<file path="flow/design.v">
module std_fp_mult_pipe #(
    parameter WIDTH = 32,
    parameter INT_WIDTH = 16,
    parameter FRAC_WIDTH = 16,
    parameter SIGNED = 0
) (
    input  logic [WIDTH-1:0] left,
    input  logic [WIDTH-1:0] right,
    input  logic             go,
    input  logic             clk,
    input  logic             reset,
    output logic [WIDTH-1:0] out,
    output logic             done
);
  logic [WIDTH-1:0]          rtmp;
  logic [WIDTH-1:0]          ltmp;
  logic [(WIDTH << 1) - 1:0] out_tmp;
  logic done_buf[2:0];
  assign done = done_buf[2];
  assign out = out_tmp[(WIDTH << 1) - INT_WIDTH - 1 : WIDTH - INT_WIDTH];
  logic start;
  assign start = go & done_buf[0] == 0 & done_buf[1] == 0;
  always_ff @(posedge clk) begin
    if (start)
      done_buf[0] <= 1;
    else
      done_buf[0] <= 0;
  end
  always_ff @(posedge clk) begin
    if (go) begin
      done_buf[2] <= done_buf[1];
      done_buf[1] <= done_buf[0];
    end else begin
      done_buf[2] <= 0;
      done_buf[1] <= 0;
    end
  end
  always_ff @(posedge clk) begin
    if (reset) begin
      rtmp <= 0;
      ltmp <= 0;
      out_tmp <= 0;
    end else if (go) begin
      if (SIGNED) begin
        rtmp <= $signed(right);
        ltmp <= $signed(left);
        out_tmp <= $signed(
          { {WIDTH{ltmp[WIDTH-1]}}, ltmp} *
          { {WIDTH{rtmp[WIDTH-1]}}, rtmp}
        );
      end else begin
        rtmp <= right;
        ltmp <= left;
        out_tmp <= ltmp * rtmp;
      end
    end else begin
      rtmp <= 0;
      ltmp <= 0;
      out_tmp <= out_tmp;
    end
  end
endmodule
module std_fp_smult_pipe #(
    parameter WIDTH = 32,
    parameter INT_WIDTH = 16,
    parameter FRAC_WIDTH = 16
) (
    input  [WIDTH-1:0]              left,
    input  [WIDTH-1:0]              right,
    input  logic                    reset,
    input  logic                    go,
    input  logic                    clk,
    output logic [WIDTH-1:0]        out,
    output logic                    done
);
  std_fp_mult_pipe #(
    .WIDTH(WIDTH),
    .INT_WIDTH(INT_WIDTH),
    .FRAC_WIDTH(FRAC_WIDTH),
    .SIGNED(1)
  ) comp (
    .clk(clk),
    .done(done),
    .reset(reset),
    .go(go),
    .left(left),
    .right(right),
    .out(out)
  );
endmodule
</file>
<file path="flow/run.sh">
#!/bin/bash
# the make line also repeats each setting of config.mk as NAME=value (left out here)
make -C /OpenROAD-flow-scripts/flow DESIGN_CONFIG=/design/flow/config.mk WORK_HOME=/design/flow/orfs CLKGATE_MAP_FILE= finish
</file>
<file path="flow/config.mk">
export PLATFORM = sky130hd
export DESIGN_NAME = std_fp_smult_pipe
export DESIGN_NICKNAME = std_fp_smult_pipe
export VERILOG_FILES = /design/flow/design.v
export SDC_FILE = /design/flow/constraint.sdc
export NUM_CORES = 4
export LEC_CHECK = 0
export CAP_MARGIN = 20
export CORE_MARGIN = 2
export CORE_UTILIZATION = 23
export SLEW_MARGIN = 20
</file>
<file path="flow/constraint.sdc">
create_clock -name core_clock -period 9.08 [get_ports {clk}]
set_input_delay 1.8160 -clock core_clock [delete_from_list [all_inputs] [get_ports {clk}]]
set_output_delay 1.8160 -clock core_clock [all_outputs]
set_load 0.01 [all_outputs]
</file>
==> flow_metrics.tcl, run 1 <==
# collected from the flow reports
set metrics [dict create \
    status "complete, no violations" \
    cap_violations 0 \
    io_buffers 99 \
    wirelength_mm 88.7 \
    ys_sh_simple 0.178 \
    worst_setup_path_end_kind "register" \
    crit_path_cell_trace "buf_4 > and2_1 > fa_1 > fa_1 > fa_1 > inv_1 > fa_1 > inv_1 > fa_1 > inv_1 > fa_1 > inv_1 > fa_1 > fa_1 > ha_1 > nand2_1 > nor2_1 > o2111ai_1 > a31oi_1 > nor2_1 > a2111oi_0 > or3_1 > nand3_1 > a21oi_1" \
    drt.antenna.violating_nets 0 \
    nets 4442 \
    edf_count 0 \
    grt_pass1_vias 24500 \
    holdBufCountCts 0 \
    whs_path_depth 1 \
    ys_sh_xor 0.0185 \
    vias_per_cell 4.22 \
    vias 21800 \
    core_um2 137000 \
    synth_area_um2 31800 \
    switching_share 0.465 \
    drt-pass1-iter-count 6 \
    root_buffer "clkbuf_16" \
    rr_worst_depth 24 \
    relSlewSlack 0.345 \
    grt_antenna_before_repair 3 \
    clk_pin_slew_worst_paths_ps 80 \
    numCtsBuffers 9 \
    grt_max_degree 67 \
    rows 136 \
    synth_warnings 2 \
    fp_util 0.231 \
    cp_num_cells 24 \
    path_class "register to register" \
    cts_setup_buffers 0 \
    rsz0062_at_grt "false" \
    ys_cells 3391 \
    die_x_um 376 \
    cts_buffer_depth 2 \
    syn2layout_area_growth_pct 10.4 \
    pwr-share-comb 0.542 \
    whs_endpoint "comp.done_buf[0]$_DFF_P_" \
    min_from "comp.done_buf[0]$_DFF_P_" \
    setup_tns_ps 0 \
    htreeDepth 3 \
    ff_type "dfxtp_1" \
    avgSynthCellArea_um2 9.37 \
    cts_tree "done" \
    cts.sinks 99 \
    design_area_um2 35100 \
    hold_viol 0 \
    max_stage_delay_ps 910 \
    grt_overflow 0 \
    cp-endpoint "comp.out_tmp[47]$_SDFFE_PP0P_" \
    comb-power_uw 1180 \
    top_logic_kind "adder cells" \
    ys_sh_aoi 0.0274 \
    finalCriticalPeriod_ps 8080 \
    fin_crit_sh 0.890 \
    fin_worst_skew_ps 21.4 \
    crit_required_ps 9420 \
    routabilityCongestion 0.850 \
    cp.arrival_ps 8430 \
    p_clk_frac 0.200 \
    worst_slew_pin_slew_ps 981 \
    p_sw_uw 1020 \
    grt_first_pass_wirelength_mm 141 \
    critPathLaunchType "register" \
    placed_area_um2 34800 \
    area_leaders "fa_1 53%, and2_1 10%, inv_1 9.3%" \
    io_pins 100 \
    largest_area_cell "fa_1" \
    p_per_area_nw_per_um2 62.3 \
    cp_slowest_cell "dfxtp_1" \
    power.group.top "combinational cells" \
    mux_area_frac 0.00630 \
    pg_clk_uw 437 \
    die_height_um 376 \
    clock_latency_ps 430 \
    numSynthFlops 99 \
    ctsResizeCount 0 \
    critPathMaxFanout 20 \
    setup_viol 0 \
    netlist_instances 3391 \
    die_area_um2 141000 \
    crit_top_cell "fa_1" \
    yosysMostFrequentCell "fa_1" \
    r2r_setup_slack_ps 1000 \
    wl_per_cell_um 17.2 \
    hpwl_mm 73.1 \
    ys_top_cells_by_count "838 x fa_1, 786 x inv_1, 532 x and2_1" \
    mappedNetlistNets 4459 \
    ir_drop_mv 0.106 \
    p_seq_uw 565 \
    drcViolationCount 0 \
    p_leak_uw 0.0163 \
    yosys_area_um2 31800 \
    hp-class "register to register" \
    cp_num_buf_inv 5 \
    ys_sh_adder 0.592 \
    track_usage 0.131 \
    fmax_mhz 124 \
    p_int_uw 1170 \
    async_flop_share 0 \
    warnings 26 \
    postSynthSeqShare 0.0624 \
    drv_slew 0 \
    timing.rr.start "comp.rtmp[11]$_SDFF_PP0_" \
    rr_endpoint "comp.out_tmp[47]$_SDFFE_PP0P_" \
    startpoint "comp.rtmp[11]$_SDFF_PP0_" \
    ys_types 51 \
    crit_family "adder cells" \
    drt_iter0_markers 1111 \
    synth_top_area_share 0.528 \
    power_frac_seq 0.258 \
]
## per-layer routing
metal / vias to the layer above / track usage / routed length, um
met5: - / 0 / 0
li1: 9632 / - / -
met2: 462 / 0.250 / 49100
met4: 0 / 0.0361 / 2050
met3: 112 / 0.0125 / 2940
met1: 11600 / 0.154 / 34700
## stage by stage
step           instances  utilization  hold slack, ps  power (uW)  worst slack [ps]
6_report            5174        0.255             416        2190               999
5_1_grt             5173        0.255             426        2380               393
4_1_cts             5173        0.255             419        2260               996
3_5_place_dp        5157        0.253             404        1790              1040
3_3_place_gp        5157        0.253             398        1780              1230
2_1_floorplan       3391            -             389        1300              1800
## cell type report
| cell class | count | area, um2 |
|---|---|---|
| Inverter | 786 | 2950 |
| Sequential cell | 99 | 2000 |
| Clock buffer | 9 | 225 |
| Timing Repair Buffer | 165 | 1480 |
| Fill cell | 14600 | 102000 |
| Clock inverter | 7 | 58.8 |
| Multi-Input combinational cell | 2313 | 26100 |
| Tap cell | 1794 | 2240 |
| Antenna cell | 1 | 2.50 |
==> inputs of run 2 (changes only) <==
ABC_AREA = 1   (was default)
CAP_MARGIN = 30   (was 20)
CELL_PAD_IN_SITES_DETAIL_PLACEMENT = 2   (was default)
CORE_UTILIZATION = 40   (was 23)
MAX_ROUTING_LAYER = met4   (was default)
SETUP_SLACK_MARGIN = 2.2   (was default)
SLEW_MARGIN = 15   (was 20)
TNS_END_PERCENT = 95   (was default)
clock period = 7.59 ns   (was 9.08 ns; I/O delays follow)
==> flow_metrics.tcl, run 2 <==
# collected from the flow reports
set metrics [dict create \
    fp_util 0.404 \
    routabilityCongestion 1.00 \
    cts_buffer_depth 2 \
    rows 106 \
    lastStage "global routing" \
    largest_area_cell "fa_1" \
    ys_sh_xor 0.00338 \
    status "did not finish" \
    ff_type "dfxtp_1" \
    place_inst 5479 \
    root_buffer "clkbuf_16" \
    area_leaders "fa_1 50%, inv_1 16%, nand2_1 13%" \
    numCtsBuffers 9 \
    core_um2 83600 \
    ys_sh_aoi 0.0274 \
    ys_sh_simple 0.169 \
    yosysMostFrequentCell "inv_1" \
    top_logic_kind "adder cells" \
    avgSynthCellArea_um2 7.71 \
    ys_cells 4375 \
    holdBufCountCts 0 \
    yosys_area_um2 33700 \
    postSynthSeqShare 0.0588 \
    ys_top_cells_by_count "1437 x inv_1, 1128 x nand2_1, 838 x fa_1" \
    grt_overflow 1884 \
    dp_slack_ps -507 \
    ys_types 37 \
    numSynthFlops 99 \
    async_flop_share 0 \
    netlist_instances 4375 \
    track_usage 0.779 \
    synth_warnings 2 \
    die_x_um 294 \
    synth_top_area_share 0.498 \
    die_height_um 294 \
    synth_area_um2 33700 \
    mappedNetlistNets 5443 \
    mux_area_frac 0 \
    edf_count 0 \
    die_area_um2 86600 \
    io_buffers 99 \
    stop_error "[ERROR GRT-0116] Global routing finished with congestion. Check the congestion regions in the DRC Viewer." \
    ys_sh_adder 0.558 \
    hpwl_mm 170 \
    cts.sinks 99 \
    io_pins 100 \
    htreeDepth 3 \
]
run 2: repair_timing:
item                       in CTS
pin swaps                     108
setup endpoints to repair      32
buffers inserted              119
gates resized                 412
cloned                         20
run 2: metrics by stage:
stage,cell area [um2],hold slack [ps],utilization,TNS (ps)
2_1_floorplan,35200,398,-,0
3_3_place_gp,37100,410,0.444,0
3_5_place_dp,37100,449,0.444,-7330
4_1_cts,40300,460,0.482,0
run 2: metal layers:
metal	GRT overflow	GRT usage
met5	-	-
met4	568	0.849
met3	22	0.547
met2	1268	0.994
met1	26	0.720
==> inputs of run 3 (changes only) <==
ABC_AREA = default   (was 1)
CAP_MARGIN = 20   (was 30)
CELL_PAD_IN_SITES_DETAIL_PLACEMENT = default   (was 2)
CORE_ASPECT_RATIO = 0.74   (was default)
CORE_UTILIZATION = 44   (was 40)
CTS_CLUSTER_SIZE = 23   (was default)
GPL_ROUTABILITY_DRIVEN = 1   (was default)
GPL_TIMING_DRIVEN = 1   (was default)
MAX_ROUTING_LAYER = default   (was met4)
PLACE_DENSITY = 0.58   (was default)
SETUP_SLACK_MARGIN = 1.37   (was 2.2)
SLEW_MARGIN = 20   (was 15)
TNS_END_PERCENT = 70   (was 95)
clock period = 11.3 ns   (was 7.59 ns; I/O delays follow)
==> flow_metrics.tcl, run 3 <==
# collected from the flow reports
set metrics [dict create \
    status "complete, no violations" \
    grt_max_degree 61 \
    cp.arrival_ps 8390 \
    avgSynthCellArea_um2 9.37 \
    clock_latency_ps 420 \
    core_um2 71300 \
    fmax_mhz 123 \
    postSynthSeqShare 0.0624 \
    p_sw_uw 840 \
    synth_area_um2 31800 \
    area_leaders "fa_1 53%, and2_1 10%, inv_1 9.3%" \
    io_pins 100 \
    whs_path_depth 1 \
    startpoint "comp.rtmp[8]$_SDFF_PP0_" \
    finalCriticalPeriod_ps 8110 \
    ys_sh_adder 0.592 \
    rows 84 \
    rr_endpoint "comp.out_tmp[47]$_SDFFE_PP0P_" \
    drt-pass1-iter-count 7 \
    clk_pin_slew_worst_paths_ps 90 \
    io_buffers 99 \
    p_int_uw 951 \
    numSynthFlops 99 \
    rsz0062_at_grt "false" \
    mux_area_frac 0.00630 \
    drt_iter0_markers 1703 \
    numCtsBuffers 9 \
    hp-class "register to register" \
    p_seq_uw 423 \
    relSlewSlack 0.281 \
    drv_slew 0 \
    pwr-share-comb 0.575 \
    crit_family "adder cells" \
    grt_overflow 0 \
    crit_top_cell "fa_1" \
    cts_buffer_depth 2 \
    fill_cells 6855 \
    largest_area_cell "fa_1" \
    vias_per_cell 5.02 \
    edf_count 0 \
    cp_num_buf_inv 5 \
    die_height_um 235 \
    mappedNetlistNets 4459 \
    top_logic_kind "adder cells" \
    critPathLaunchType "register" \
    p_clk_frac 0.189 \
    setup_tns_ps 0 \
    setup_viol 0 \
    synth_top_area_share 0.528 \
    crit_path_cell_trace "nand2_1 > fa_1 > inv_1 > fa_1 > fa_1 > inv_1 > fa_1 > inv_1 > fa_1 > inv_1 > fa_1 > inv_1 > fa_1 > fa_1 > ha_1 > nand2_1 > nor2_1 > o2111ai_1 > a31oi_1 > nor2_1 > a2111oi_0 > o21ai_0 > nand3_1 > a21oi_1" \
    power.group.top "combinational cells" \
    crit_required_ps 11580 \
    cp-endpoint "comp.out_tmp[47]$_SDFFE_PP0P_" \
    critPathMaxFanout 32 \
    cp_slowest_cell "dfxtp_2" \
    die_area_um2 74400 \
    grt_first_pass_wirelength_mm 144 \
    grt_antenna_before_repair 5 \
    timing.rr.start "comp.rtmp[8]$_SDFF_PP0_" \
    min_from "comp.done_buf[0]$_DFF_P_" \
    hold_viol 0 \
    cts_tree "done" \
    path_class "register to register" \
    drt.antenna.violating_nets 0 \
    p_per_area_nw_per_um2 52.8 \
    ys_types 51 \
    pg_clk_uw 338 \
    root_buffer "clkbuf_16" \
    die_x_um 316 \
    hpwl_mm 71.3 \
    netlist_instances 3391 \
    worst_setup_path_end_kind "register" \
    routabilityCongestion 0.849 \
    diodes 0 \
    synth_warnings 2 \
    yosys_area_um2 31800 \
    whs_endpoint "comp.done_buf[0]$_DFF_P_" \
    grt_pass1_vias 22800 \
    r2r_setup_slack_ps 3190 \
    wirelength_mm 90.2 \
    holdBufCountCts 0 \
    yosysMostFrequentCell "fa_1" \
    async_flop_share 0 \
    ctsResizeCount 0 \
    ys_sh_xor 0.0185 \
    fin_worst_skew_ps 19.1 \
    ys_cells 3391 \
    total_power_uw 1790 \
    switching_share 0.469 \
    cts.sinks 99 \
    htreeDepth 3 \
    warnings 26 \
    ir_drop_mv 0.0681 \
    worst_slew_pin_slew_ps 1080 \
    cts_setup_buffers 0 \
    track_usage 0.259 \
    max_stage_delay_ps 950 \
    nets 4430 \
    syn2layout_area_growth_pct 6.75 \
    vias 21700 \
    ys_sh_simple 0.178 \
    drcViolationCount 0 \
    fp_util 0.446 \
    ff_type "dfxtp_1" \
    power_frac_seq 0.236 \
    cap_violations 0 \
    wl_per_cell_um 20.9 \
    fin_crit_sh 0.718 \
    rr_worst_depth 24 \
    ys_top_cells_by_count "838 x fa_1, 786 x inv_1, 532 x and2_1" \
    hold_slack_ps 412 \
    comb-power_uw 1030 \
    ys_sh_aoi 0.0274 \
    cp_num_cells 24 \
    p_leak_uw 0.0163 \
]
## run 3: through the flow
step	utilization	instances	area [um2]	setup slack, ps
after floorplan	-	3391	31800	4020
after global placement	0.472	4297	33600	3350
after detailed placement	0.472	4297	33600	3290
after CTS	0.476	4313	33900	3220
after global routing	0.476	4313	33900	2870
final	0.476	4313	33900	3190
## run 3: area by class of cell
type / instances / area, um2 / share of cell area
sequential: 99 / 1990 / 0.0587
clock inverter: 6 / 55.1 / 0.00162
clock buffer: 10 / 229 / 0.00675
timing repair buffer: 153 / 1390 / 0.0409
multi-input combinational: 2313 / 26100 / 0.770
tap: 946 / 1180 / 0.0349
inverter: 786 / 2950 / 0.0870
## run 3: layer usage
| metal | global-route usage | up-vias | wire, um |
|---|---|---|---|
| li1 | - | 9587 | - |
| met1 | 0.428 | 11100 | 45200 |
| met2 | 0.316 | 910 | 32600 |
| met3 | 0.103 | 35 | 11700 |
| met4 | 0.0277 | 2 | 583 |
| met5 | 0.00974 | - | 96 |
==> inputs of run 4 (changes only) <==
ABC_AREA = 0   (was default)
CELL_PAD_IN_SITES_GLOBAL_PLACEMENT = 1   (was default)
CORE_ASPECT_RATIO = default   (was 0.74)
CORE_UTILIZATION = 40   (was 44)
CTS_CLUSTER_DIAMETER = 137   (was default)
CTS_CLUSTER_SIZE = 62   (was 23)
GPL_ROUTABILITY_DRIVEN = default   (was 1)
GPL_TIMING_DRIVEN = default   (was 1)
PLACE_DENSITY = default   (was 0.58)
SETUP_SLACK_MARGIN = default   (was 1.37)
TNS_END_PERCENT = 95   (was 70)
clock period = 7.5 ns   (was 11.3 ns; I/O delays follow)
==> flow_metrics.tcl, run 4 <==
# collected from the flow reports
set metrics [dict create \
    cap_violations 0 \
    crit_required_ps 7810 \
    cp_num_buf_inv 3 \
    ys_sh_adder 0.592 \
    grt_overflow 0 \
    drt-pass1-iter-count 5 \
    synth_top_area_share 0.528 \
    final_util 0.453 \
    ff_type "dfxtp_1" \
    root_buffer "clkbuf_16" \
    fin_crit_sh 0.977 \
    wirelength_mm 96.1 \
    p_seq_uw 626 \
    netlist_instances 3391 \
    die_height_um 286 \
    rr_worst_depth 22 \
    fmax_mhz 136 \
    fin_worst_skew_ps 18.4 \
    p_sw_uw 1320 \
    synth_warnings 2 \
    drt_iter0_markers 1330 \
    cp-endpoint "comp.out_tmp[43]$_SDFFE_PP0P_" \
    startpoint "comp.rtmp[8]$_SDFF_PP0_" \
    crit_family "adder cells" \
    diodes 0 \
    yosysMostFrequentCell "fa_1" \
    wl_per_cell_um 21.2 \
    fp_util 0.403 \
    whs_endpoint "comp.done_buf[0]$_DFF_P_" \
    grt_pass1_vias 24700 \
    timing.rr.start "comp.rtmp[8]$_SDFF_PP0_" \
    cts_tree "done" \
    vias 22400 \
    syn2layout_area_growth_pct 12.5 \
    place_inst 4493 \
    pg_clk_uw 520 \
    crit_top_cell "fa_1" \
    hp-class "register to register" \
    critPathLaunchType "register" \
    finalCriticalPeriod_ps 7330 \
    rr_endpoint "comp.out_tmp[43]$_SDFFE_PP0P_" \
    power_frac_seq 0.218 \
    ys_cells 3391 \
    hpwl_mm 78.7 \
    core_um2 78900 \
    die_area_um2 81700 \
    min_from "comp.done_buf[0]$_DFF_P_" \
    whs_path_depth 1 \
    layout.cells.non_filler 4524 \
    cts_buffer_depth 2 \
    clock_latency_ps 420 \
    cp_num_cells 22 \
    cp.arrival_ps 7640 \
    p_per_area_nw_per_um2 80.5 \
    htreeDepth 3 \
    rows 103 \
    synth_area_um2 31800 \
    ys_sh_simple 0.178 \
    clk_pin_slew_worst_paths_ps 90 \
    warnings 26 \
    io_pins 100 \
    mappedNetlistNets 4459 \
    grt_max_degree 63 \
    switching_share 0.458 \
    vias_per_cell 4.95 \
    ir_drop_mv 0.106 \
    drcViolationCount 0 \
    grt_antenna_before_repair 2 \
    path_class "register to register" \
    edf_count 0 \
    area_leaders "fa_1 53%, and2_1 10%, inv_1 9.3%" \
    cp_slowest_cell "fa_1" \
    relSlewSlack 0.444 \
    p_int_uw 1560 \
    nets 4537 \
    avgSynthCellArea_um2 9.37 \
    cts.sinks 99 \
    setup_viol 0 \
    total_power_uw 2870 \
    p_clk_frac 0.181 \
    max_stage_delay_ps 650 \
    drt.antenna.violating_nets 0 \
    drv_slew 0 \
    ys_top_cells_by_count "838 x fa_1, 786 x inv_1, 532 x and2_1" \
    postSynthSeqShare 0.0624 \
    status "complete, no violations" \
    comb-power_uw 1730 \
    hold_viol 0 \
    r2r_setup_slack_ps 170 \
    numCtsBuffers 9 \
    numSynthFlops 99 \
    track_usage 0.238 \
    yosys_area_um2 31800 \
    die_x_um 286 \
    async_flop_share 0 \
    critPathMaxFanout 16 \
    top_logic_kind "adder cells" \
    crit_path_cell_trace "clkbuf_16 > and2_1 > fa_1 > fa_1 > inv_1 > fa_1 > fa_1 > inv_1 > fa_1 > fa_1 > fa_1 > fa_1 > ha_1 > a21o_1 > a21o_1 > a21oi_1 > o21ai_0 > a221oi_1 > nand2_1 > and2_4 > or3_1 > a31o_2" \
    grt_first_pass_wirelength_mm 147 \
    ys_sh_xor 0.0185 \
    routabilityCongestion 0.893 \
    power.group.top "combinational cells" \
    worst_setup_path_end_kind "register" \
    pwr-share-comb 0.601 \
    ys_sh_aoi 0.0274 \
    p_leak_uw 0.0170 \
    ys_types 51 \
    worst_slew_pin_slew_ps 834 \
    largest_area_cell "fa_1" \
    mux_area_frac 0.00630 \
    io_buffers 99 \
]
-- run 4: layout make-up --
type	count	area (um2)
fill	7605	43100
multi-input combinational	2313	26200
inverter	786	2950
timing repair buffer	260	2900
sequential	99	2030
tap	1050	1310
clock buffer	9	225
clock inverter	7	70.1
-- run 4: layer usage --
metal / global-route usage / wire, um / vias up
met3: 0.0378 / 5460 / 94
met2: 0.397 / 46500 / 581
met1: 0.321 / 41700 / 11900
li1: - / - / 9816
met4: 0.0694 / 2440 / 0
met5: 0 / 0 / -
-- run 4: stage by stage --
step / area, um2 / setup TNS [ps] / worst slack (ps) / hold WS, ps
2_1_floorplan: 31800 / 0 / 216 / 389
3_3_place_gp: 35000 / -123 / -114 / 398
3_5_place_dp: 35000 / -327 / -135 / 403
4_1_cts: 35300 / 0 / 9.06 / 417
5_1_grt: 35700 / -17.0 / -17.0 / 449
6_report: 35700 / 0 / 171 / 414
-- run 4: timing repair --
action | CTS | global route
setup buffers | 0 | 5
gates cloned | 0 | 10
pin swaps | 0 | 11
hold buffers | 0 | 0
resized | 4 | 64
endpoints found under the setup margin | 8 | 14
==> inputs of run 5 (changes only) <==
CELL_PAD_IN_SITES_GLOBAL_PLACEMENT = default   (was 1)
CORE_ASPECT_RATIO = 0.74   (was default)
CORE_UTILIZATION = 72   (was 40)
CTS_CLUSTER_DIAMETER = 175   (was 137)
CTS_CLUSTER_SIZE = 96   (was 62)
SETUP_SLACK_MARGIN = -0.23   (was default)
TNS_END_PERCENT = 5   (was 95)
clock period = 4.11 ns   (was 7.5 ns; I/O delays follow)
==> flow_metrics.tcl, run 5 <==
# collected from the flow reports
set metrics [dict create \
    setup_tns_ps -91040 \
    min_from "comp.done_buf[1]$_SDFF_PN0_" \
    root_buffer "clkbuf_16" \
    finalCriticalPeriod_ps 7410 \
    ir_drop_mv 0.262 \
    rsz0062_at_grt "true" \
    numCtsBuffers 9 \
    nets 4778 \
    cp_num_cells 25 \
    postSynthSeqShare 0.0624 \
    yosysMostFrequentCell "fa_1" \
    cp_slowest_cell "fa_2" \
    hold_viol 0 \
    p_int_uw 3270 \
    cp-endpoint "comp.out_tmp[43]$_SDFFE_PP0P_" \
    ys_sh_adder 0.592 \
    htreeDepth 3 \
    ys_cells 3391 \
    fin_ws_ps -3300 \
    max_stage_delay_ps 630 \
    numSynthFlops 99 \
    rr_worst_depth 25 \
    wirelength_mm 96.9 \
    crit_family "adder cells" \
    comb-power_uw 3680 \
    drt-pass1-iter-count 6 \
    yosys_area_um2 31800 \
    placed_area_um2 35900 \
    r2r_setup_slack_ps -3300 \
    drv_slew 0 \
    routabilityCongestion 1.01 \
    ys_types 51 \
    setup_viol 32 \
    ff_type "dfxtp_1" \
    die_x_um 248 \
    io_pins 100 \
    cts.sinks 99 \
    grt_first_pass_wirelength_mm 150 \
    relSlewSlack 0.374 \
    top_logic_kind "adder cells" \
    warnings 31 \
    grt_max_degree 48 \
    p_seq_uw 1150 \
    drt_iter0_markers 2516 \
    die_area_um2 45800 \
    largest_area_cell "fa_1" \
    p_sw_uw 2580 \
    worst_slew_pin_slew_ps 936 \
    timing.rr.start "comp.rtmp[2]$_SDFF_PP0_" \
    p_per_area_nw_per_um2 156 \
    ys_top_cells_by_count "838 x fa_1, 786 x inv_1, 532 x and2_1" \
    core_um2 43800 \
    fmax_mhz 135 \
    diodes 0 \
    hpwl_mm 80.2 \
    rows 66 \
    grt_pass1_vias 26700 \
    clock_latency_ps 420 \
    cp_num_buf_inv 7 \
    synth_top_area_share 0.528 \
    area_leaders "fa_1 53%, and2_1 10%, inv_1 9.3%" \
    pwr-share-comb 0.629 \
    hp-class "register to register" \
    cp.arrival_ps 7730 \
    switching_share 0.441 \
    violations "setup timing" \
    crit_required_ps 4430 \
    status "complete, but fails checks" \
    ys_sh_simple 0.178 \
    async_flop_share 0 \
    critPathMaxFanout 12 \
    die_height_um 185 \
    crit_top_cell "fa_1" \
    layout.cells.non_filler 4293 \
    cts_buffer_depth 2 \
    synth_area_um2 31800 \
    cts_tree "done" \
    track_usage 0.443 \
    drt.antenna.violating_nets 0 \
    whs_path_depth 1 \
    edf_count 0 \
    drcViolationCount 0 \
    netlist_instances 3391 \
    holdBufCountCts 0 \
    avgSynthCellArea_um2 9.37 \
    grt_overflow 0 \
    design_area_um2 37500 \
    vias_per_cell 5.79 \
    wl_per_cell_um 22.6 \
    clk_pin_slew_worst_paths_ps 100 \
    synth_warnings 2 \
    power_frac_seq 0.196 \
    place_inst 4238 \
    ys_sh_aoi 0.0274 \
    vias 24900 \
    path_class "register to register" \
    worst_setup_path_end_kind "register" \
    power.group.top "combinational cells" \
    fp_util 0.726 \
    critPathLaunchType "register" \
    mappedNetlistNets 4459 \
    whs_endpoint "comp.done_buf[0]$_DFF_P_" \
    rr_endpoint "comp.out_tmp[43]$_SDFFE_PP0P_" \
    fin_crit_sh 1.80 \
    fin_worst_skew_ps 20.8 \
    io_buffers 99 \
    startpoint "comp.rtmp[2]$_SDFF_PP0_" \
    pg_clk_uw 1020 \
    cap_violations 0 \
    p_leak_uw 0.0182 \
    hold_slack_ps 428 \
    grt_antenna_before_repair 0 \
    ys_sh_xor 0.0185 \
    syn2layout_area_growth_pct 18.1 \
    p_clk_frac 0.175 \
    mux_area_frac 0.00630 \
]
run 5: cell type report:
| cell class | count | area (um2) |
|---|---|---|
| multi-input combinational | 2313 | 26800 |
| timing repair buffer | 501 | 4580 |
| tap | 578 | 723 |
| fill | 2354 | 6260 |
| clock buffer | 9 | 225 |
| inverter | 786 | 2960 |
| clock inverter | 7 | 95.1 |
| sequential | 99 | 2080 |
run 5: routing by layer:
metal | GRT usage | wire, um | up-vias
li1 | - | - | 10300
met4 | 0.103 | 2510 | 0
met1 | 0.635 | 37000 | 12600
met3 | 0.220 | 16700 | 225
met5 | 0 | 0 | -
met2 | 0.606 | 40700 | 1804
run 5: stage by stage:
stage	utilization	setup slack, ps	total power, uW
final	0.857	-3300	5850
after global routing	0.857	-3440	6180
after CTS	0.838	-3160	5520
after detailed placement	0.820	-3730	4340
after global placement	0.820	-3700	4280
after floorplan	-	-3020	2900
run 5: repair_timing:
| item | CTS | global route |
|---|---|---|
| gates resized | 103 | 137 |
| gates cloned | 1 | 2 |
| buffers inserted | 8 | 30 |
| endpoints found under the setup margin | 32 | 32 |
| pin swaps | 22 | 108 |
==> inputs of run 6 (changes only) <==
ABC_AREA = default   (was 0)
CAP_MARGIN = 5   (was 20)
CORE_ASPECT_RATIO = default   (was 0.74)
CTS_CLUSTER_DIAMETER = 55   (was 175)
CTS_CLUSTER_SIZE = default   (was 96)
PLACE_DENSITY = 0.64   (was default)
SETUP_SLACK_MARGIN = 1.07   (was -0.23)
TNS_END_PERCENT = default   (was 5)
clock period = 7.5 ns   (was 4.11 ns; I/O delays follow)
==> flow_metrics.tcl, run 6 <==
# collected from the flow reports
set metrics [dict create \
    ff_type "dfxtp_1" \
    drv_slew 0 \
    edf_count 0 \
    ir_drop_mv 0.148 \
    postSynthSeqShare 0.0624 \
    violations "setup timing" \
    max_stage_delay_ps 590 \
    syn2layout_area_growth_pct 17.5 \
    die_height_um 214 \
    design_area_um2 37300 \
    crit_family "adder cells" \
    htreeDepth 3 \
    p_leak_uw 0.0177 \
    die_x_um 214 \
    drt.antenna.violating_nets 0 \
    min_from "comp.done_buf[1]$_SDFF_PN0_" \
    p_per_area_nw_per_um2 85.8 \
    finalCriticalPeriod_ps 7720 \
    cp_num_buf_inv 5 \
    worst_slew_pin_slew_ps 1030 \
    cap_violations 0 \
    startpoint "comp.rtmp[5]$_SDFF_PP0_" \
    fin_crit_sh 1.03 \
    vias 25000 \
    setup_tns_ps -898 \
    nets 4637 \
    ys_sh_simple 0.178 \
    placed_area_um2 34300 \
    fin_ws_ps -220 \
    crit_path_cell_trace "buf_12 > buf_16 > and2_1 > fa_1 > fa_2 > fa_1 > inv_1 > fa_1 > inv_1 > fa_1 > fa_1 > fa_1 > fa_1 > ha_4 > a21oi_1 > o21ai_2 > nor2_4 > a31oi_2 > buf_4 > o21ai_2 > nand2_2 > and2_4 > or3_1 > a31o_2" \
    rr_endpoint "comp.out_tmp[43]$_SDFFE_PP0P_" \
    cts_buffer_depth 2 \
    numSynthFlops 99 \
    wl_per_cell_um 24.3 \
    layout.cells.non_filler 4160 \
    cp_num_cells 24 \
    ys_sh_xor 0.0185 \
    cp.arrival_ps 8030 \
    mappedNetlistNets 4459 \
    yosysMostFrequentCell "fa_1" \
    grt_max_degree 67 \
    ys_types 51 \
    yosys_area_um2 31800 \
    pg_clk_uw 544 \
    p_int_uw 1740 \
    relSlewSlack 0.312 \
    crit_top_cell "fa_1" \
    pwr-share-comb 0.634 \
    path_class "register to register" \
    ys_sh_adder 0.592 \
    p_sw_uw 1460 \
    setup_viol 11 \
    critPathLaunchType "register" \
    rows 76 \
    io_buffers 99 \
    comb-power_uw 2030 \
    cts_tree "done" \
    place_inst 4028 \
    rr_worst_depth 24 \
    warnings 33 \
    track_usage 0.419 \
    worst_setup_path_end_kind "register" \
    cp_slowest_cell "fa_1" \
    hpwl_mm 72.2 \
    p_seq_uw 627 \
    routabilityCongestion 0.993 \
    vias_per_cell 6.02 \
    area_leaders "fa_1 53%, and2_1 10%, inv_1 9.3%" \
    timing.rr.start "comp.rtmp[5]$_SDFF_PP0_" \
    numCtsBuffers 9 \
    rsz0062_at_grt "true" \
    top_logic_kind "adder cells" \
    critPathMaxFanout 15 \
    r2r_setup_slack_ps -220 \
    power.group.top "combinational cells" \
    grt_first_pass_wirelength_mm 146 \
    cp-endpoint "comp.out_tmp[43]$_SDFFE_PP0P_" \
    ys_cells 3391 \
    async_flop_share 0 \
    ys_top_cells_by_count "838 x fa_1, 786 x inv_1, 532 x and2_1" \
    switching_share 0.456 \
    core_um2 43300 \
    power_frac_seq 0.196 \
    netlist_instances 3391 \
    synth_warnings 2 \
    fp_util 0.734 \
    grt_antenna_before_repair 1 \
    status "complete, but fails checks" \
    drt_iter0_markers 2605 \
    drt-pass1-iter-count 7 \
    avgSynthCellArea_um2 9.37 \
    crit_required_ps 7810 \
    wirelength_mm 101 \
    grt_overflow 0 \
    ys_sh_aoi 0.0274 \
    synth_top_area_share 0.528 \
    clock_latency_ps 420 \
    fin_worst_skew_ps 13.9 \
    mux_area_frac 0.00630 \
    io_pins 100 \
    cts.sinks 99 \
    hold_viol 0 \
    clk_pin_slew_worst_paths_ps 80 \
    whs_path_depth 1 \
    whs_endpoint "comp.done_buf[0]$_DFF_P_" \
    die_area_um2 45800 \
    drcViolationCount 0 \
    hp-class "register to register" \
    synth_area_um2 31800 \
    grt_pass1_vias 26500 \
    largest_area_cell "fa_1" \
    p_clk_frac 0.170 \
    fmax_mhz 130 \
    root_buffer "clkbuf_16" \
]
run 6: what timing repair did:
item | in CTS | in global routing
cloned | 7 | 11
endpoints found under the setup margin | 32 | 32
buffers inserted | 42 | 55
hold buffers | 0 | 0
resized | 224 | 173
pin swaps | 68 | 166
run 6: per-stage QoR:
| stage | utilization | hold WS, ps | setup WS [ps] | total power, uW |
|---|---|---|---|---|
| finish | 0.863 | 420 | -220 | 3200 |
| global route | 0.863 | 444 | -333 | 3330 |
| CTS | 0.829 | 423 | 370 | 2960 |
| detailed placement | 0.792 | 411 | -225 | 2260 |
| global placement | 0.792 | 397 | 32.7 | 2220 |
| floorplan | - | 389 | 369 | 1590 |
run 6: metal layers:
| layer | wire length, um | GRT usage | up-vias | part of all wire |
|---|---|---|---|---|
| met4 | 8230 | 0.245 | 4 | 0.082 |
| met5 | 56 | 0 | - | 0.00055 |
| li1 | - | - | 10000 | - |
| met2 | 46700 | 0.655 | 1833 | 0.46 |
| met1 | 33300 | 0.537 | 12600 | 0.33 |
| met3 | 12700 | 0.108 | 545 | 0.13 |
run 6: area by class of cell:
type | instances | area [um2]
clock inverter | 7 | 95.1
inverter | 786 | 2960
timing repair buffer | 360 | 3960
fill | 2220 | 5940
tap | 585 | 732
sequential | 99 | 2140
multi-input combinational | 2313 | 27200
clock buffer | 9 | 225
antenna | 1 | 2.50
==> inputs of run 7 (changes only) <==
CAP_MARGIN = 0   (was 5)
CTS_CLUSTER_DIAMETER = 30   (was 55)
CTS_CLUSTER_SIZE = 56   (was default)
MAX_ROUTING_LAYER = met4   (was default)
PLACE_DENSITY = 0.36   (was 0.64)
SETUP_SLACK_MARGIN = 1.06   (was 1.07)
clock period = 4.1 ns   (was 7.5 ns; I/O delays follow)
==> flow_metrics.tcl, run 7 <==
# collected from the flow reports
set metrics [dict create \
    status "complete, but fails checks" \
    violations "setup timing" \
    synth_top_area_share 0.528 \
    yosys_area_um2 31800 \
    syn2layout_area_growth_pct 22.3 \
    power.group.top "combinational cells" \
    worst_slew_pin_slew_ps 643 \
    ys_sh_simple 0.178 \
    die_area_um2 45800 \
    ys_sh_adder 0.592 \
    grt_first_pass_wirelength_mm 149 \
    rr_endpoint "comp.out_tmp[43]$_SDFFE_PP0P_" \
    grt_overflow 0 \
    crit_top_cell "fa_1" \
    hold_viol 0 \
    rows 76 \
    async_flop_share 0 \
    ys_cells 3391 \
    holdBufCountCts 0 \
    top_logic_kind "adder cells" \
    vias 26600 \
    grt_antenna_before_repair 4 \
    critPathLaunchType "register" \
    grt_max_degree 67 \
    drv_slew 0 \
    critPathMaxFanout 9 \
    mux_area_frac 0.00630 \
    track_usage 0.437 \
    root_buffer "clkbuf_16" \
    path_class "register to register" \
    power_frac_seq 0.186 \
    cp_num_cells 21 \
    postSynthSeqShare 0.0624 \
    grt_pass1_vias 28000 \
    pg_clk_uw 991 \
    whs_endpoint "comp.done_buf[0]$_DFF_P_" \
    core_um2 43300 \
    cap_violations 0 \
    pwr-share-comb 0.653 \
    p_per_area_nw_per_um2 159 \
    fill_cells 1860 \
    drt_iter0_markers 3188 \
    comb-power_uw 4020 \
    total_power_uw 6160 \
    p_leak_uw 0.0186 \
    switching_share 0.460 \
    min_from "comp.done_buf[0]$_DFF_P_" \
    crit_path_cell_trace "buf_4 > clkbuf_16 > nand2_1 > fa_1 > fa_1 > fa_1 > fa_1 > inv_1 > fa_1 > fa_1 > fa_1 > fa_1 > ha_1 > a21oi_1 > o21ai_1 > and2_4 > o21ai_1 > nand2_1 > and2_4 > or3_1 > a31o_2" \
    netlist_instances 3391 \
    ff_type "dfxtp_1" \
    rsz0062_at_grt "true" \
    hp-class "register to register" \
    ys_types 51 \
    io_pins 100 \
    crit_required_ps 4420 \
    max_stage_delay_ps 850 \
    ir_drop_mv 0.290 \
    drt.antenna.violating_nets 0 \
    ys_sh_aoi 0.0274 \
    htreeDepth 3 \
    routabilityCongestion 0.965 \
    numSynthFlops 99 \
    cp_num_buf_inv 3 \
    ys_top_cells_by_count "838 x fa_1, 786 x inv_1, 532 x and2_1" \
    startpoint "comp.rtmp[3]$_SDFF_PP0_" \
    warnings 32 \
    nets 4796 \
    p_int_uw 3320 \
    crit_family "adder cells" \
    area_leaders "fa_1 53%, and2_1 10%, inv_1 9.3%" \
    io_buffers 99 \
    fin_ws_ps -3740 \
    fp_util 0.734 \
    hpwl_mm 75.1 \
    setup_viol 32 \
    clk_pin_slew_worst_paths_ps 90 \
    die_x_um 214 \
    hold_slack_ps 423 \
    fmax_mhz 128 \
    synth_area_um2 31800 \
    fin_crit_sh 1.91 \
    edf_count 0 \
    wl_per_cell_um 25.1 \
    whs_path_depth 1 \
    timing.rr.start "comp.rtmp[3]$_SDFF_PP0_" \
    avgSynthCellArea_um2 9.37 \
    cts_tree "done" \
    synth_warnings 2 \
    p_clk_frac 0.161 \
    drcViolationCount 0 \
    cp-endpoint "comp.out_tmp[43]$_SDFFE_PP0P_" \
    numCtsBuffers 9 \
    drt-pass1-iter-count 8 \
    wirelength_mm 109 \
    finalCriticalPeriod_ps 7840 \
    p_sw_uw 2830 \
    rr_worst_depth 21 \
    r2r_setup_slack_ps -3740 \
    cp.arrival_ps 8160 \
    relSlewSlack 0.572 \
    dp_slack_ps -3440 \
    worst_setup_path_end_kind "register" \
    vias_per_cell 6.16 \
    clock_latency_ps 430 \
    p_seq_uw 1140 \
    die_height_um 214 \
    cp_slowest_cell "fa_1" \
    mappedNetlistNets 4459 \
    ys_sh_xor 0.0185 \
    yosysMostFrequentCell "fa_1" \
    cts.sinks 99 \
    cts_buffer_depth 2 \
    fin_worst_skew_ps 21.0 \
    largest_area_cell "fa_1" \
]
-- run 7: area by class of cell --
| type | instances | area, um2 | share of cell area |
|---|---|---|---|
| clock inverter | 7 | 86.3 | 0.00222 |
| clock buffer | 9 | 225 | 0.00580 |
| sequential | 99 | 2100 | 0.0540 |
| multi-input combinational | 2313 | 27400 | 0.706 |
| antenna | 9 | 22.5 | 0.000580 |
| inverter | 786 | 2960 | 0.0761 |
| tap | 585 | 732 | 0.0188 |
| timing repair buffer | 519 | 5290 | 0.136 |
-- run 7: metal layers --
| metal | GRT usage | share of wire |
|---|---|---|
| met1 | 0.533 | 0.31 |
| met2 | 0.693 | 0.46 |
| met3 | 0.0921 | 0.13 |
| met4 | 0.229 | 0.10 |
| met5 | - | 0 |
-- run 7: per-stage QoR --
| step | util | setup TNS, ps | cells | area [um2] |
|---|---|---|---|---|
| 6_report | 0.898 | -103940 | 4327 | 38800 |
| 5_1_grt | 0.898 | -106610 | 4323 | 38800 |
| 4_1_cts | 0.857 | -85390 | 4248 | 37100 |
| 3_5_place_dp | 0.828 | -94400 | 4208 | 35800 |
| 3_3_place_gp | 0.828 | -90610 | 4208 | 35800 |
| 2_1_floorplan | - | -72090 | 3391 | 32100 |
-- run 7: timing repair --
action | in CTS | in global routing
gates cloned | 3 | 13
resized | 181 | 230
pin swaps | 56 | 130
setup endpoints to repair | 32 | 32
setup buffers | 21 | 57
==> inputs of run 8 (changes only) <==
ABC_AREA = 1   (was default)
CELL_PAD_IN_SITES_GLOBAL_PLACEMENT = 1   (was default)
CORE_UTILIZATION = 40   (was 72)
CTS_CLUSTER_DIAMETER = 332   (was 30)
CTS_CLUSTER_SIZE = 46   (was 56)
HOLD_SLACK_MARGIN = -0.07   (was default)
MAX_ROUTING_LAYER = default   (was met4)
PLACE_DENSITY = 0.37   (was 0.36)
SETUP_SLACK_MARGIN = default   (was 1.06)
SLEW_MARGIN = 0   (was 20)
TNS_END_PERCENT = 10   (was default)
clock period = 7.5 ns   (was 4.1 ns; I/O delays follow)
==> flow_metrics.tcl, run 8 <==
# collected from the flow reports
set metrics [dict create \
    drt-pass1-iter-count 5 \
    setup_viol 0 \
    htreeDepth 3 \
    pwr-share-comb 0.605 \
    wl_per_cell_um 19.0 \
    ys_sh_xor 0.00338 \
    total_power_uw 2970 \
    ys_sh_aoi 0.0274 \
    io_buffers 99 \
    p_leak_uw 0.0216 \
    ff_type "dfxtp_1" \
    hold_viol 0 \
    synth_area_um2 33700 \
    grt_max_degree 64 \
    grt_antenna_before_repair 1 \
    hp-class "register to register" \
    final_util 0.448 \
    root_buffer "clkbuf_16" \
    edf_count 0 \
    worst_setup_path_end_kind "register" \
    die_x_um 294 \
    min_from "comp.done_buf[0]$_DFF_P_" \
    power.group.top "combinational cells" \
    yosysMostFrequentCell "inv_1" \
    die_area_um2 86600 \
    p_sw_uw 1430 \
    rows 106 \
    power_frac_seq 0.203 \
    critPathMaxFanout 31 \
    track_usage 0.261 \
    dp_slack_ps 151 \
    ir_drop_mv 0.129 \
    crit_required_ps 7820 \
    relSlewSlack 0.479 \
    async_flop_share 0 \
    cp_slowest_cell "fa_1" \
    fin_worst_skew_ps 33.6 \
    fin_ws_ps 332 \
    crit_family "adder cells" \
    startpoint "comp.rtmp[8]$_SDFF_PP0_" \
    fin_crit_sh 0.956 \
    postSynthSeqShare 0.0588 \
    ys_types 37 \
    cp-endpoint "comp.out_tmp[43]$_SDFFE_PP0P_" \
    synth_top_area_share 0.498 \
    mux_area_frac 0 \
    core_um2 83600 \
    hpwl_mm 88.3 \
    mappedNetlistNets 5443 \
    p_seq_uw 602 \
    yosys_area_um2 33700 \
    placed_area_um2 37100 \
    path_class "register to register" \
    ys_sh_adder 0.558 \
    ys_sh_simple 0.169 \
    cts.sinks 99 \
    rsz0062_at_grt "true" \
    p_clk_frac 0.192 \
    numSynthFlops 99 \
    rr_endpoint "comp.out_tmp[43]$_SDFFE_PP0P_" \
    grt_pass1_vias 27700 \
    cap_violations 0 \
    diodes 0 \
    design_area_um2 37500 \
    grt_overflow 0 \
    drt.antenna.violating_nets 0 \
    synth_warnings 2 \
    numCtsBuffers 9 \
    syn2layout_area_growth_pct 11.1 \
    die_height_um 294 \
    status "complete, no violations" \
    wirelength_mm 105 \
    hold_slack_ps 427 \
    largest_area_cell "fa_1" \
    clk_pin_slew_worst_paths_ps 120 \
    worst_slew_pin_slew_ps 780 \
    whs_path_depth 1 \
    switching_share 0.481 \
    drcViolationCount 0 \
    warnings 29 \
    ys_top_cells_by_count "1437 x inv_1, 1128 x nand2_1, 838 x fa_1" \
    area_leaders "fa_1 50%, inv_1 16%, nand2_1 13%" \
    drv_slew 0 \
    ys_cells 4375 \
    finalCriticalPeriod_ps 7170 \
    fmax_mhz 140 \
    grt_first_pass_wirelength_mm 168 \
    rr_worst_depth 27 \
    r2r_setup_slack_ps 330 \
    p_int_uw 1540 \
    fill_cells 8570 \
    top_logic_kind "adder cells" \
    cp_num_buf_inv 9 \
    fp_util 0.404 \
    routabilityCongestion 0.896 \
    nets 5516 \
    vias 25600 \
    max_stage_delay_ps 580 \
    vias_per_cell 4.63 \
    clock_latency_ps 430 \
    drt_iter0_markers 1377 \
    holdBufCountCts 0 \
    cts_buffer_depth 2 \
    io_pins 100 \
    avgSynthCellArea_um2 7.71 \
    p_per_area_nw_per_um2 79.2 \
    critPathLaunchType "register" \
    whs_endpoint "comp.done_buf[0]$_DFF_P_" \
    netlist_instances 4375 \
    cp_num_cells 27 \
    cts_tree "done" \
    pg_clk_uw 569 \
    comb-power_uw 1790 \
    timing.rr.start "comp.rtmp[8]$_SDFF_PP0_" \
    cp.arrival_ps 7490 \
]
==> run 8: cell type report <==
| class | instances | area [um2] | share of cell area |
|---|---|---|---|
| Sequential cell | 99 | 1990 | 0.0530 |
| Multi-Input combinational cell | 2636 | 25600 | 0.683 |
| Tap cell | 1080 | 1350 | 0.0361 |
| Timing Repair Buffer | 258 | 2800 | 0.0748 |
| Clock buffer | 9 | 225 | 0.00601 |
| Inverter | 1444 | 5420 | 0.145 |
| Clock inverter | 7 | 95.1 | 0.00254 |
==> run 8: metrics by stage <==
stage               setup TNS, ps  std cells
floorplan                       0       4375
global placement                0       5517
detailed placement              0       5517
CTS                             0       5533
global route                -44.7       5533
finish                          0       5533
==> run 8: timing repair <==
| action | in CTS | in global routing |
|---|---|---|
| endpoints found under the setup margin | 0 | 11 |
| resized | 0 | 10 |
| buffers inserted | 0 | 0 |
==> run 8: routing by layer <==
| metal | global-route usage | part of all wire | wire length [um] |
|---|---|---|---|
| met1 | 0.369 | 0.46 | 49000 |
| met2 | 0.436 | 0.48 | 50300 |
| met3 | 0.0279 | 0.041 | 4360 |
| met4 | 0.0468 | 0.016 | 1710 |
| met5 | 0 | 0 | 0 |
==> inputs of run 9 (changes only) <==
ABC_AREA = default   (was 1)
CAP_MARGIN = 20   (was 0)
CELL_PAD_IN_SITES_DETAIL_PLACEMENT = 2   (was default)
CELL_PAD_IN_SITES_GLOBAL_PLACEMENT = default   (was 1)
CORE_ASPECT_RATIO = 1.31   (was default)
CORE_UTILIZATION = 43   (was 40)
CTS_CLUSTER_DIAMETER = default   (was 332)
CTS_CLUSTER_SIZE = default   (was 46)
GPL_ROUTABILITY_DRIVEN = 1   (was default)
HOLD_SLACK_MARGIN = 0.17   (was -0.07)
MAX_ROUTING_LAYER = met5   (was default)
MIN_ROUTING_LAYER = met1   (was default)
PLACE_DENSITY = default   (was 0.37)
PLACE_DENSITY_LB_ADDON = 0.01   (was default)
SLEW_MARGIN = 20   (was 0)
TNS_END_PERCENT = default   (was 10)
clock period = 8.0 ns   (was 7.5 ns; I/O delays follow)
==> flow_metrics.tcl, run 9 <==
# collected from the flow reports
set metrics [dict create \
    syn2layout_area_growth_pct 10.6 \
    r2r_setup_slack_ps 300 \
    cts_tree "done" \
    power_frac_seq 0.224 \
    wl_per_cell_um 25.0 \
    pg_clk_uw 524 \
    cp_slowest_cell "dfxtp_1" \
    grt_max_degree 61 \
    ys_sh_simple 0.178 \
    grt_overflow 0 \
    crit_required_ps 8290 \
    startpoint "comp.ltmp[30]$_SDFF_PP0_" \
    warnings 26 \
    min_from "comp.done_buf[0]$_DFF_P_" \
    ys_cells 3391 \
    ys_types 51 \
    hpwl_mm 96.0 \
    rsz0062_at_grt "false" \
    numSynthFlops 99 \
    cp.arrival_ps 7990 \
    power.group.top "combinational cells" \
    synth_warnings 2 \
    grt_antenna_before_repair 3 \
    core_um2 73500 \
    p_leak_uw 0.0169 \
    avgSynthCellArea_um2 9.37 \
    status "complete, no violations" \
    io_buffers 99 \
    relSlewSlack 0.445 \
    drv_slew 0 \
    cts.sinks 99 \
    largest_area_cell "fa_1" \
    mux_area_frac 0.00630 \
    grt_first_pass_wirelength_mm 170 \
    p_int_uw 1450 \
    die_height_um 315 \
    wirelength_mm 111 \
    worst_setup_path_end_kind "register" \
    crit_top_cell "fa_1" \
    die_x_um 241 \
    yosysMostFrequentCell "fa_1" \
    ys_sh_aoi 0.0274 \
    ys_sh_xor 0.0185 \
    cp_num_buf_inv 5 \
    critPathMaxFanout 11 \
    cp_num_cells 23 \
    clock_latency_ps 420 \
    fp_util 0.432 \
    finalCriticalPeriod_ps 7700 \
    pwr-share-comb 0.582 \
    path_class "register to register" \
    timing.rr.start "comp.ltmp[30]$_SDFF_PP0_" \
    mappedNetlistNets 4459 \
    die_area_um2 76100 \
    max_stage_delay_ps 650 \
    synth_top_area_share 0.528 \
    cts_buffer_depth 2 \
    edf_count 0 \
    rr_endpoint "comp.out_tmp[47]$_SDFFE_PP0P_" \
    setup_tns_ps 0 \
    drt_iter0_markers 792 \
    critPathLaunchType "register" \
    whs_endpoint "comp.done_buf[0]$_DFF_P_" \
    cap_violations 0 \
    ff_type "dfxtp_1" \
    crit_path_cell_trace "nand2_1 > fa_1 > fa_1 > inv_1 > fa_1 > inv_1 > fa_1 > inv_1 > fa_1 > fa_1 > fa_1 > inv_1 > fa_1 > inv_1 > ha_1 > a21o_1 > a21o_1 > a21o_1 > a221oi_1 > o31ai_1 > or3_1 > nand3_1 > a21oi_1" \
    drt.antenna.violating_nets 0 \
    area_leaders "fa_1 53%, and2_1 10%, inv_1 9.3%" \
    holdBufCountCts 0 \
    ys_top_cells_by_count "838 x fa_1, 786 x inv_1, 532 x and2_1" \
    p_seq_uw 605 \
    fmax_mhz 130 \
    place_inst 4432 \
    hp-class "register to register" \
    grt_pass1_vias 29100 \
    numCtsBuffers 9 \
    whs_path_depth 1 \
    ir_drop_mv 0.0921 \
    switching_share 0.462 \
    worst_slew_pin_slew_ps 831 \
    netlist_instances 3391 \
    layout.cells.non_filler 4451 \
    ys_sh_adder 0.592 \
    synth_area_um2 31800 \
    vias_per_cell 5.17 \
    crit_family "adder cells" \
    clk_pin_slew_worst_paths_ps 90 \
    io_pins 100 \
    postSynthSeqShare 0.0624 \
    hold_viol 0 \
    nets 4527 \
    track_usage 0.307 \
    comb-power_uw 1570 \
    drt-pass1-iter-count 4 \
    routabilityCongestion 0.846 \
    p_per_area_nw_per_um2 76.9 \
    rr_worst_depth 23 \
    rows 114 \
    drcViolationCount 0 \
    fin_worst_skew_ps 16.4 \
    vias 23000 \
    root_buffer "clkbuf_16" \
    cp-endpoint "comp.out_tmp[47]$_SDFFE_PP0P_" \
    top_logic_kind "adder cells" \
    p_sw_uw 1250 \
    fin_crit_sh 0.963 \
    setup_viol 0 \
    htreeDepth 3 \
    async_flop_share 0 \
    yosys_area_um2 31800 \
    p_clk_frac 0.194 \
]
==> run 9: stage by stage <==
stage | total power, uW | setup slack, ps | hold slack [ps] | util | cell area [um2]
after floorplan | 1480 | 716 | 389 | - | 31800
after global placement | 2120 | -3.42 | 398 | 0.473 | 34700
after detailed placement | 2200 | -152 | 415 | 0.473 | 34700
after CTS | 2750 | 13.1 | 428 | 0.477 | 35100
after global routing | 2890 | 15.9 | 460 | 0.478 | 35100
final | 2700 | 299 | 425 | 0.478 | 35100
==> run 9: layout make-up <==
| cell class | instances | area [um2] |
|---|---|---|
| tap | 986 | 1230 |
| sequential | 99 | 2020 |
| clock buffer | 9 | 225 |
| inverter | 786 | 2950 |
| antenna | 1 | 2.50 |
| multi-input combinational | 2313 | 26100 |
| fill | 7850 | 38300 |
| clock inverter | 7 | 81.3 |
| timing repair buffer | 250 | 2490 |
==> run 9: timing repair <==
item,in CTS,in global routing
resized,5,27
cloned,0,1
setup endpoints to repair,9,13
buffers inserted,0,1
==> run 9: per-layer routing <==
metal / global-route usage / wire, um / part of all wire
met5: 0 / 0 / 0
met4: 0.209 / 8910 / 0.080
met2: 0.605 / 64200 / 0.58
met1: 0.300 / 36100 / 0.33
met3: 0.0229 / 1940 / 0.017
==> inputs of run 10 (changes only) <==
ABC_AREA = 1   (was default)
CAP_MARGIN = 0   (was 20)
CELL_PAD_IN_SITES_DETAIL_PLACEMENT = default   (was 2)
CORE_ASPECT_RATIO = default   (was 1.31)
CORE_UTILIZATION = 28   (was 43)
CTS_CLUSTER_DIAMETER = 332   (was default)
CTS_CLUSTER_SIZE = 82   (was default)
GPL_ROUTABILITY_DRIVEN = default   (was 1)
HOLD_SLACK_MARGIN = -0.07   (was 0.17)
MAX_ROUTING_LAYER = default   (was met5)
MIN_ROUTING_LAYER = default   (was met1)
PLACE_DENSITY_LB_ADDON = 0.14   (was 0.01)
SLEW_MARGIN = 0   (was 20)
clock period = 7.5 ns   (was 8.0 ns; I/O delays follow)
==> flow_metrics.tcl, run 10 <==
# collected from the flow reports
set metrics [dict create \
    status "complete, no violations" \
    io_pins 100 \
    p_sw_uw 1340 \
    ys_top_cells_by_count "1437 x inv_1, 1128 x nand2_1, 838 x fa_1" \
    edf_count 0 \
    wirelength_mm 109 \
    startpoint "comp.ltmp[3]$_SDFF_PP0_" \
    numSynthFlops 99 \
    wl_per_cell_um 18.0 \
    cp-endpoint "comp.out_tmp[43]$_SDFFE_PP0P_" \
    die_height_um 351 \
    drt_iter0_markers 1231 \
    cp_num_cells 26 \
    netlist_instances 4375 \
    setup_tns_ps 0 \
    fin_ws_ps 386 \
    cts_buffer_depth 2 \
    core_um2 120000 \
    finalCriticalPeriod_ps 7110 \
    rows 127 \
    grt_overflow 0 \
    nets 5483 \
    ys_sh_adder 0.558 \
    clock_latency_ps 450 \
    vias 25700 \
    whs_path_depth 1 \
    grt_first_pass_wirelength_mm 174 \
    top_logic_kind "adder cells" \
    fin_crit_sh 0.949 \
    cts.sinks 99 \
    cp.arrival_ps 7450 \
    hp-class "register to register" \
    ys_cells 4375 \
    mappedNetlistNets 5443 \
    dp_slack_ps -265 \
    routabilityCongestion 0.894 \
    grt_pass1_vias 29000 \
    mux_area_frac 0 \
    r2r_setup_slack_ps 390 \
    drt.antenna.violating_nets 0 \
    die_x_um 351 \
    p_int_uw 1470 \
    p_per_area_nw_per_um2 74.3 \
    vias_per_cell 4.26 \
    cp_slowest_cell "dfxtp_1" \
    critPathMaxFanout 14 \
    worst_setup_path_end_kind "register" \
    io_buffers 99 \
    drcViolationCount 0 \
    hold_slack_ps 420 \
    hpwl_mm 89.7 \
    grt_antenna_before_repair 1 \
    setup_viol 0 \
    largest_area_cell "fa_1" \
    warnings 26 \
    fmax_mhz 141 \
    rr_endpoint "comp.out_tmp[43]$_SDFFE_PP0P_" \
    max_stage_delay_ps 770 \
    ys_sh_xor 0.00338 \
    rr_worst_depth 26 \
    postSynthSeqShare 0.0588 \
    worst_slew_pin_slew_ps 816 \
    fill_cells 12900 \
    comb_area_um2 25600 \
    crit_family "adder cells" \
    fin_worst_skew_ps 22.7 \
    ys_sh_aoi 0.0274 \
    synth_top_area_share 0.498 \
    drt-pass1-iter-count 5 \
    power_frac_seq 0.215 \
    cap_violations 0 \
    yosys_area_um2 33700 \
    layout.cells.non_filler 6033 \
    root_buffer "clkbuf_16" \
    crit_required_ps 7840 \
    p_seq_uw 603 \
    timing.rr.start "comp.ltmp[3]$_SDFF_PP0_" \
    cts_tree "done" \
    final-seq-area_um2 1990 \
    relSlewSlack 0.455 \
    ys_types 37 \
    synth_warnings 2 \
    syn2layout_area_growth_pct 12.1 \
    pg_clk_uw 561 \
    switching_share 0.477 \
    yosysMostFrequentCell "inv_1" \
    comb-power_uw 1640 \
    htreeDepth 3 \
    total_power_uw 2810 \
    grt_max_degree 64 \
    async_flop_share 0 \
    path_class "register to register" \
    critPathLaunchType "register" \
    power.group.top "combinational cells" \
    hold_viol 0 \
    numCtsBuffers 9 \
    die_area_um2 123000 \
    whs_endpoint "comp.done_buf[0]$_DFF_P_" \
    fp_util 0.282 \
    ir_drop_mv 0.105 \
    area_leaders "fa_1 50%, inv_1 16%, nand2_1 13%" \
    holdBufCountCts 0 \
    place_inst 6015 \
    synth_area_um2 33700 \
    p_clk_frac 0.200 \
    p_leak_uw 0.0214 \
    ff_type "dfxtp_1" \
    ys_sh_simple 0.169 \
    track_usage 0.188 \
    clk_pin_slew_worst_paths_ps 80 \
    min_from "comp.done_buf[1]$_SDFF_PN0_" \
    cp_num_buf_inv 8 \
    avgSynthCellArea_um2 7.71 \
    drv_slew 0 \
    pwr-share-comb 0.585 \
]
-- run 10: timing repair --
item | 4_1_cts | 5_1_grt
pin swaps | 0 | 1
hold endpoints to repair | 0 | 0
resized | 1 | 9
buffers inserted | 0 | 1
setup endpoints to repair | 1 | 3
-- run 10: cell type report --
cell class | instances | share of cell area
antenna | 1 | 0.0000662
clock inverter | 6 | 0.00212
clock buffer | 10 | 0.00632
sequential | 99 | 0.0526
multi-input combinational | 2636 | 0.677
timing repair buffer | 225 | 0.0655
tap | 1612 | 0.0534
inverter | 1444 | 0.143
-- run 10: per-layer routing --
metal,up-vias,part of all wire,GRT usage
met3,76,0.020,0.0144
met4,0,0.021,0.0444
met2,311,0.54,0.358
met5,-,0,0
li1,12100,-,-
met1,13300,0.42,0.228
-- run 10: through the flow --
step / instance area, um2 / util
final: 37800 / 0.316
after global routing: 37800 / 0.316
after CTS: 37800 / 0.316
after detailed placement: 37400 / 0.313
after global placement: 37400 / 0.313
after floorplan: 33700 / -
==> inputs of run 11 (changes only) <==
ABC_AREA = default   (was 1)
CORE_UTILIZATION = 72   (was 28)
CTS_CLUSTER_DIAMETER = 30   (was 332)
CTS_CLUSTER_SIZE = 56   (was 82)
HOLD_SLACK_MARGIN = default   (was -0.07)
MAX_ROUTING_LAYER = met4   (was default)
PLACE_DENSITY = 0.36   (was default)
PLACE_DENSITY_LB_ADDON = default   (was 0.14)
SETUP_SLACK_MARGIN = 2.25   (was default)
SLEW_MARGIN = 20   (was 0)
clock period = 7.72 ns   (was 7.5 ns; I/O delays follow)
==> flow_metrics.tcl, run 11 <==
# collected from the flow reports
set metrics [dict create \
    ys_sh_aoi 0.0274 \
    vias_per_cell 6.01 \
    mux_area_frac 0.00630 \
    avgSynthCellArea_um2 9.37 \
    comb-power_uw 1990 \
    p_int_uw 1740 \
    met1_length_mm 33.4 \
    ys_top_cells_by_count "838 x fa_1, 786 x inv_1, 532 x and2_1" \
    fin_worst_skew_ps 18.7 \
    wl_met2_mm 46.6 \
    io_buffers 99 \
    async_flop_share 0 \
    pg_clk_uw 566 \
    grt_overflow 0 \
    ys_sh_simple 0.178 \
    crit_path_cell_trace "buf_4 > buf_16 > and2_4 > fa_1 > inv_1 > fa_1 > fa_1 > fa_1 > inv_1 > fa_1 > fa_1 > fa_2 > fa_1 > ha_4 > nand2_1 > o21ai_2 > o21bai_4 > nand3_4 > o31ai_4 > a41oi_2 > or4b_1 > o311ai_1" \
    crit_top_cell "fa_1" \
    grt_max_degree 67 \
    clk_pin_slew_worst_paths_ps 90 \
    worst_slew_pin_slew_ps 1050 \
    drt_iter0_markers 2737 \
    cts_tree "done" \
    largest_area_cell "fa_1" \
    dr.max_layer_used "met4" \
    crit_family "adder cells" \
    place_inst 3995 \
    switching_share 0.451 \
    whs_path_depth 1 \
    crit_required_ps 8030 \
    io_pins 100 \
    ys_cells 3391 \
    cp_num_buf_inv 4 \
    core_um2 43300 \
    mappedNetlistNets 4459 \
    p_clk_frac 0.179 \
    p_per_area_nw_per_um2 84.6 \
    postSynthSeqShare 0.0624 \
    startpoint "comp.ltmp[16]$_SDFF_PP0_" \
    hpwl_mm 70.8 \
    power.group.top "combinational cells" \
    synth_top_area_share 0.528 \
    grt_first_pass_wirelength_mm 150 \
    setup_viol 0 \
    timing.rr.start "comp.ltmp[16]$_SDFF_PP0_" \
    fp_util 0.734 \
    ys_sh_xor 0.0185 \
    clock_latency_ps 420 \
    grt_antenna_before_repair 0 \
    rows 76 \
    numCtsBuffers 9 \
    drcViolationCount 0 \
    pwr-share-comb 0.628 \
    ir_drop_mv 0.158 \
    p_seq_uw 610 \
    max_stage_delay_ps 600 \
    synth_area_um2 31800 \
    root_buffer "clkbuf_16" \
    die_height_um 214 \
    cp.arrival_ps 7590 \
    yosys_area_um2 31800 \
    whs_endpoint "comp.done_buf[0]$_DFF_P_" \
    wirelength_mm 100 \
    track_usage 0.448 \
    fin_crit_sh 0.943 \
    critPathLaunchType "register" \
    worst_setup_path_end_kind "register" \
    drt.antenna.violating_nets 0 \
    cp_slowest_cell "fa_2" \
    cap_violations 0 \
    rr_worst_depth 22 \
    ff_type "dfxtp_1" \
    setup_tns_ps 0 \
    p_sw_uw 1430 \
    status "complete, no violations" \
    numSynthFlops 99 \
    cp-endpoint "comp.out_tmp[41]$_SDFFE_PP0P_" \
    wl_met3_mm 12.3 \
    rr_endpoint "comp.out_tmp[41]$_SDFFE_PP0P_" \
    netlist_instances 3391 \
    routabilityCongestion 0.989 \
    syn2layout_area_growth_pct 17.8 \
    area_leaders "fa_1 53%, and2_1 10%, inv_1 9.3%" \
    finalCriticalPeriod_ps 7280 \
    synth_warnings 2 \
    cp_num_cells 22 \
    warnings 33 \
    cts_buffer_depth 2 \
    nets 4659 \
    edf_count 0 \
    ys_types 51 \
    min_from "comp.done_buf[1]$_SDFF_PN0_" \
    vias 25100 \
    power_frac_seq 0.193 \
    critPathMaxFanout 16 \
    drv_slew 0 \
    r2r_setup_slack_ps 440 \
    hp-class "register to register" \
    top_logic_kind "adder cells" \
    relSlewSlack 0.300 \
    ys_sh_adder 0.592 \
    grt_pass1_vias 26800 \
    diodes 0 \
    path_class "register to register" \
    hold_viol 0 \
    design_area_um2 37400 \
    htreeDepth 3 \
    rsz0062_at_grt "true" \
    p_leak_uw 0.0178 \
    layout.cells.non_filler 4181 \
    placed_area_um2 33800 \
    die_x_um 214 \
    yosysMostFrequentCell "fa_1" \
    fmax_mhz 137 \
    drt-pass1-iter-count 5 \
    die_area_um2 45800 \
    wl_per_cell_um 23.9 \
    cts.sinks 99 \
]
==> run 11: layout make-up <==
cell class	count	area, um2
clock buffers	10	239
fillers	2234	5840
clock inverters	6	103
well taps	585	732
inverters	786	2960
multi-input cells	2313	27300
flip-flops and latches	99	2150
repair buffers	382	3980
==> run 11: through the flow <==
| stage | total power, uW | utilization | hold slack, ps | setup slack, ps |
|---|---|---|---|---|
| final | 3160 | 0.865 | 419 | 441 |
| after global routing | 3290 | 0.865 | 434 | 293 |
| after CTS | 2920 | 0.843 | 424 | 637 |
| after detailed placement | 2150 | 0.782 | 406 | -142 |
| after global placement | 2110 | 0.782 | 396 | 23.3 |
| after floorplan | 1560 | - | 389 | 589 |
==> run 11: routing by layer <==
| layer | global-route usage | up-vias |
|---|---|---|
| met5 | - | - |
| met4 | 0.252 | 0 |
| met3 | 0.108 | 570 |
| met2 | 0.678 | 1839 |
| met1 | 0.559 | 12700 |
| li1 | - | 10100 |
==> run 11: repair_timing <==
item,in CTS,in global routing
endpoints found under the setup margin,32,32
setup buffers,123,39
hold buffers,0,0
pin swaps,104,102
resized,286,126
gates cloned,5,3
Power figures rest on the tool's default switching activity, not on a simulated workload.
